## cordic
module cordic #(
    parameter data_width = 16,
    parameter iterations = 15
    )(
    input clk,
    input reset_n,
    input logic signed [data_width-1:0] angle,
    input logic signed [data_width-1:0] x_i,
    input logic signed [data_width-1:0] y_i,
    output logic signed [data_width-1:0] cos,
    output logic signed [data_width-1:0] sin,
    input valid_in,
    output logic valid_out
    );
For scale: roughly 9400 cells after synthesis, about 740 flip-flops, about 84 I/O pins, about 0.065 mm² of cells after synthesis.
Settings: LEC_CHECK=0, ABC_AREA=1, CAP_MARGIN=20, CORE_MARGIN=2, CORE_UTILIZATION=72, CTS_CLUSTER_DIAMETER=371, CTS_CLUSTER_SIZE=99, PLACE_DENSITY=0.37, SLEW_MARGIN=20, TNS_END_PERCENT=20; clock period 1.97 ns.
run.sh (not shown) runs the stock make flow with config.mk's settings and CLKGATE_MAP_FILE=.
The starting point aborted during clock tree synthesis.
Then changed:
- ABC_AREA: 1 -> unset
- CTS_CLUSTER_DIAMETER: 371 -> unset
- CTS_CLUSTER_SIZE: 99 -> unset
- PLACE_DENSITY: 0.37 -> unset
- PLACE_DENSITY_LB_ADDON: unset -> 0.23
- SETUP_SLACK_MARGIN: unset -> 0.91
- TNS_END_PERCENT: 20 -> unset
- clock period: 1.97 -> 3.09 ns (I/O delays scaled with it)
Effect: This time the run never finished: it broke off in global routing, error GRT-0232; die area drops by 6.4%; area after synthesis drops by 6.4%; synthesized cell count drops by 29%.
Then changed:
- CORE_UTILIZATION: 72 -> 70
- CTS_CLUSTER_DIAMETER: unset -> 53
- MAX_ROUTING_LAYER: unset -> met4
- PLACE_DENSITY_LB_ADDON: 0.23 -> unset
- SETUP_SLACK_MARGIN: 0.91 -> unset
What happened: With this change the flow finished but failed the layout checks on negative setup slack; area after synthesis does not change; die area is higher by 2.8%; synthesized cell count does not change.
Then changed:
- CAP_MARGIN: 20 -> 10
- CORE_UTILIZATION: 70 -> 72
- CTS_CLUSTER_DIAMETER: 53 -> 352
- CTS_CLUSTER_SIZE: unset -> 35
- MAX_ROUTING_LAYER: met4 -> unset
- PLACE_DENSITY_LB_ADDON: unset -> 0.23
- SETUP_SLACK_MARGIN: unset -> 0.92
This time the run ended with an error in global routing with ODB-0269. Synthesized cell count stays the same. Area after synthesis is unchanged. Die size is lower by a few percent.

---

Starting RTL as in the previous note.
Settings: LEC_CHECK=0, CAP_MARGIN=20, CELL_PAD_IN_SITES_GLOBAL_PLACEMENT=3, CORE_ASPECT_RATIO=0.85, CORE_MARGIN=2, CORE_UTILIZATION=54, CTS_CLUSTER_DIAMETER=198, GPL_TIMING_DRIVEN=1, HOLD_SLACK_MARGIN=0.06, MAX_ROUTING_LAYER=met5, MIN_ROUTING_LAYER=met2, PLACE_DENSITY=0.78, SETUP_SLACK_MARGIN=0.59, SLEW_MARGIN=15, TNS_END_PERCENT=85; clock period 2.45 ns.
The baseline died in 3_1_place_gp_skip_io on GPL-0301.
Then changed:
Settings changed: CELL_PAD_IN_SITES_GLOBAL_PLACEMENT 3 to default, CORE_ASPECT_RATIO 0.85 to default, CORE_UTILIZATION 54 to 72, CTS_CLUSTER_DIAMETER 198 to 59, GPL_TIMING_DRIVEN 1 to default, HOLD_SLACK_MARGIN 0.06 to default, MAX_ROUTING_LAYER met5 to met4, MIN_ROUTING_LAYER met2 to default, PLACE_DENSITY 0.78 to default, SETUP_SLACK_MARGIN 0.59 to default, SLEW_MARGIN 15 to 20, TNS_END_PERCENT 85 to default.
Clock period 2.45 ns to 3.09 ns, I/O delays scaled along.
What happened: The changed run stopped in 5_1_grt on GRT-0232; synthesized area stays the same; synthesized cell count is unchanged; die size came out lower by 25%.

---

Starting RTL as in the previous note.
clock: 2.45 ns
lec_check: 0
cap_margin: 20
cell_pad_in_sites_global_placement: 3
core_margin: 2
core_utilization: 31
cts_cluster_diameter: 44
gpl_timing_driven: 1
hold_slack_margin: 0.27
max_routing_layer: met5
setup_slack_margin: -0.19
slew_margin: 15
tns_end_percent: 85
The starting point completed and failed the layout checks on setup timing.
==> next run, changes <==
Settings changed: CELL_PAD_IN_SITES_GLOBAL_PLACEMENT 3 to not set, CORE_UTILIZATION 31 to 58, CTS_CLUSTER_DIAMETER 44 to not set, GPL_TIMING_DRIVEN 1 to not set, HOLD_SLACK_MARGIN 0.27 to not set, MAX_ROUTING_LAYER met5 to not set, SETUP_SLACK_MARGIN -0.19 to not set, SLEW_MARGIN 15 to 20, TNS_END_PERCENT 85 to not set.
Clock period 2.45 ns to 3.8 ns, I/O delays scaled along.
Outcome:
- The new run finished clean
- worst setup slack improved by 1.1 ns
- design area drops by a quarter to a third
- critical path depth shrinks by 3
- global-route usage rises by 6.9 points
- synthesized area is unchanged
==> next run, changes <==
Settings changed: CORE_UTILIZATION 58 to 40.
Clock period 3.8 ns to 4.0 ns, I/O delays scaled along.
The new run completed without violations.
Final area went up by 0.98%.
Cell count went up by 7.4%.
Clock-buffer cell count went down by 2.
Clock skew went up by 0.026 ns.
Area after synthesis does not change.
Routed wire length went up by 1.8%.
Worst setup slack gains 0.049 ns.
Global-route usage went down by 8.0 points.
==> next run, changes <==
Settings changed: CORE_UTILIZATION 40 to 66.
Clock period 4.0 ns to 3.09 ns, I/O delays scaled along.
Now the flow ran to the end with violations: setup timing.
Non-clock buffer count rises by 828.
Maximum frequency rises by 11%.
Routed wire length rises by 15%.
Final cell count falls by 0.37%.
Design area rises by 12%.
Worst setup slack got worse by 0.55 ns.
Via count rises by 13%.

---

The RTL this note starts from:
==> flow/design.v <==
module cordic #(
    parameter data_width = 16,
    parameter iterations = 15
    )(
    input clk,
    input reset_n,
    input logic signed [data_width-1:0] angle,
    input logic signed [data_width-1:0] x_i,
    input logic signed [data_width-1:0] y_i,
    output logic signed [data_width-1:0] cos,
    output logic signed [data_width-1:0] sin,
    input valid_in,
    output logic valid_out
    );
    logic signed [data_width-1:0] atan_table [0:iterations-1];
    assign atan_table[0]  = 'd12867;   
    assign atan_table[1]  = 'd7596;    
    assign atan_table[2]  = 'd4013;    
    assign atan_table[3]  = 'd2037;    
    assign atan_table[4]  = 'd1021;    
    assign atan_table[5]  = 'd511;     
    assign atan_table[6]  = 'd256;     
    assign atan_table[7]  = 'd128;     
    assign atan_table[8]  = 'd64;      
    assign atan_table[9]  = 'd32;      
    assign atan_table[10] = 'd16;      
    assign atan_table[11] = 'd8;       
    assign atan_table[12] = 'd4;       
    assign atan_table[13] = 'd2;       
    assign atan_table[14] = 'd1;       
    logic signed [data_width-1:0] x [0:iterations], y [0:iterations], z [0:iterations];
    logic [$clog2(iterations)-1:0] iteration;
    logic valid_pipe [0:iterations];
    always_ff @(posedge clk or negedge reset_n) begin
        if (!reset_n) begin
            x[0] <= 0;
            y[0] <= 0;
            z[0] <= 0;
            valid_pipe[0] <= 0;
        end else if (valid_in) begin
            case (angle[15:14])
                2'b00: begin
                    x[0] <= x_i;
                    y[0] <= y_i;
                    z[0] <= angle;
                end
                2'b01: begin
                    x[0] <= -y_i;
                    y[0] <= x_i;
                    z[0] <= {2'b00, angle[13:0]};
                end
                2'b10: begin
                    x[0] <= -x_i;
                    y[0] <= -y_i;
                    z[0] <= {2'b11, angle[13:0]};
                end
                2'b11: begin
                    x[0] <= y_i;
                    y[0] <= -x_i;
                    z[0] <= -angle;
                end
            endcase
            valid_pipe[0] <= 1;
        end else begin
            valid_pipe[0] <= 0;
        end
    end
    genvar i;
    generate
        for (i = 0; i < iterations; i = i + 1) begin : cordic_pipeline
            always_ff @(posedge clk or negedge reset_n) begin
                if (!reset_n) begin
                    x[i+1] <= 0;
                    y[i+1] <= 0;
                    z[i+1] <= 0;
                    valid_pipe[i+1] <= 0;
                end else if (valid_pipe[i]) begin
                    if (z[i] < 0) begin
                        x[i+1] <= x[i] + (y[i] >>> i);
                        y[i+1] <= y[i] - (x[i] >>> i);
                        z[i+1] <= z[i] + atan_table[i];
                    end else begin
                        x[i+1] <= x[i] - (y[i] >>> i);
                        y[i+1] <= y[i] + (x[i] >>> i);
                        z[i+1] <= z[i] - atan_table[i];
                    end
                    valid_pipe[i+1] <= 1;
                end else begin
                    valid_pipe[i+1] <= 0;
                end
            end
        end
    endgenerate
    assign cos = x[iterations];
    assign sin = y[iterations];
    assign valid_out = valid_pipe[iterations];
endmodule
make LEC_CHECK=0 ABC_AREA=1 CAP_MARGIN=20 CORE_MARGIN=2 CORE_UTILIZATION=71 CTS_CLUSTER_DIAMETER=232 PLACE_DENSITY_LB_ADDON=0.01 SLEW_MARGIN=20 finish   # period 2.57 ns
The first run aborted during 5_1_grt (GRT-0232).
Edit:
- ABC_AREA: 1 -> default
- CORE_UTILIZATION: 71 -> 40
- CTS_CLUSTER_DIAMETER: 232 -> default
- PLACE_DENSITY_LB_ADDON: 0.01 -> default
- clock period: 2.57 -> 3.8 ns (I/O delays scaled with it)
Result: The changed run passed the timing, design-rule and antenna checks; area after synthesis came out lower by 6.4%; die area is higher by 65%; synthesized cell count drops by 29%.
Edit:
- CORE_UTILIZATION: 40 -> 71
- CTS_CLUSTER_DIAMETER: default -> 215
- clock period: 3.8 -> 3.26 ns (I/O delays scaled with it)
The new run produced a layout that fails on setup timing.
Cell count goes down by 4.8%.
Worst setup slack degrades by 220 ps.
Critical path depth rose by 5.
Worst hold slack gains 440 ps.

---

RTL: the design.v shown in full above, as it stands there.
export LEC_CHECK = 0
export ABC_AREA = 1
export CAP_MARGIN = 20
export CELL_PAD_IN_SITES_GLOBAL_PLACEMENT = 0
export CORE_MARGIN = 2
export CORE_UTILIZATION = 72
export CTS_CLUSTER_DIAMETER = 359
export CTS_CLUSTER_SIZE = 72
export GPL_TIMING_DRIVEN = 1
export HOLD_SLACK_MARGIN = 0.3
export MAX_ROUTING_LAYER = met5
export SETUP_SLACK_MARGIN = -0.19
export SLEW_MARGIN = 20
export TNS_END_PERCENT = 50
create_clock -name core_clock -period 2.11 [get_ports {clk}]
The first run ended with an error in clock tree synthesis.
Edit:
ABC_AREA = unset   (was 1)
CELL_PAD_IN_SITES_GLOBAL_PLACEMENT = unset   (was 0)
CORE_UTILIZATION = 70   (was 72)
CTS_CLUSTER_DIAMETER = unset   (was 359)
CTS_CLUSTER_SIZE = unset   (was 72)
GPL_TIMING_DRIVEN = unset   (was 1)
HOLD_SLACK_MARGIN = unset   (was 0.3)
MAX_ROUTING_LAYER = unset   (was met5)
SETUP_SLACK_MARGIN = 0.91   (was -0.19)
TNS_END_PERCENT = unset   (was 50)
clock period = 3.09 ns   (was 2.11 ns; I/O delays follow)
With this change the flow failed in global routing.
Synthesized cell count goes down by a quarter to a third.
Synthesized area goes down by a few percent.
Die area shrinks by a few percent.
Edit:
CORE_UTILIZATION = 40   (was 70)
GPL_ROUTABILITY_DRIVEN = 0   (was unset)
MAX_ROUTING_LAYER = met4   (was unset)
SETUP_SLACK_MARGIN = unset   (was 0.91)
clock period = 4.0 ns   (was 3.09 ns; I/O delays follow)
Outcome: Now the flow finished clean; area after synthesis does not change; die area rises by 74%; synthesized cell count does not change.
Edit:
ABC_AREA = 1   (was unset)
CORE_MARGIN = 7   (was 2)
CTS_CLUSTER_DIAMETER = 369   (was unset)
GPL_ROUTABILITY_DRIVEN = unset   (was 0)
Result:
- synthesized cell count came out higher by well over a third
- register-to-register slack gains 460 ps
- maximum frequency came out higher by about a fifth
Edit:
ABC_AREA = unset   (was 1)
CORE_MARGIN = 2   (was 7)
CORE_UTILIZATION = 72   (was 40)
CTS_CLUSTER_DIAMETER = unset   (was 369)
MAX_ROUTING_LAYER = unset   (was met4)
SETUP_SLACK_MARGIN = 0.92   (was unset)
clock period = 3.09 ns   (was 4.0 ns; I/O delays follow)
What happened:
- This time the run ended with an error in global routing
- die size falls by 50%
- area after synthesis falls by 6.4%
- synthesized cell count falls by 29%
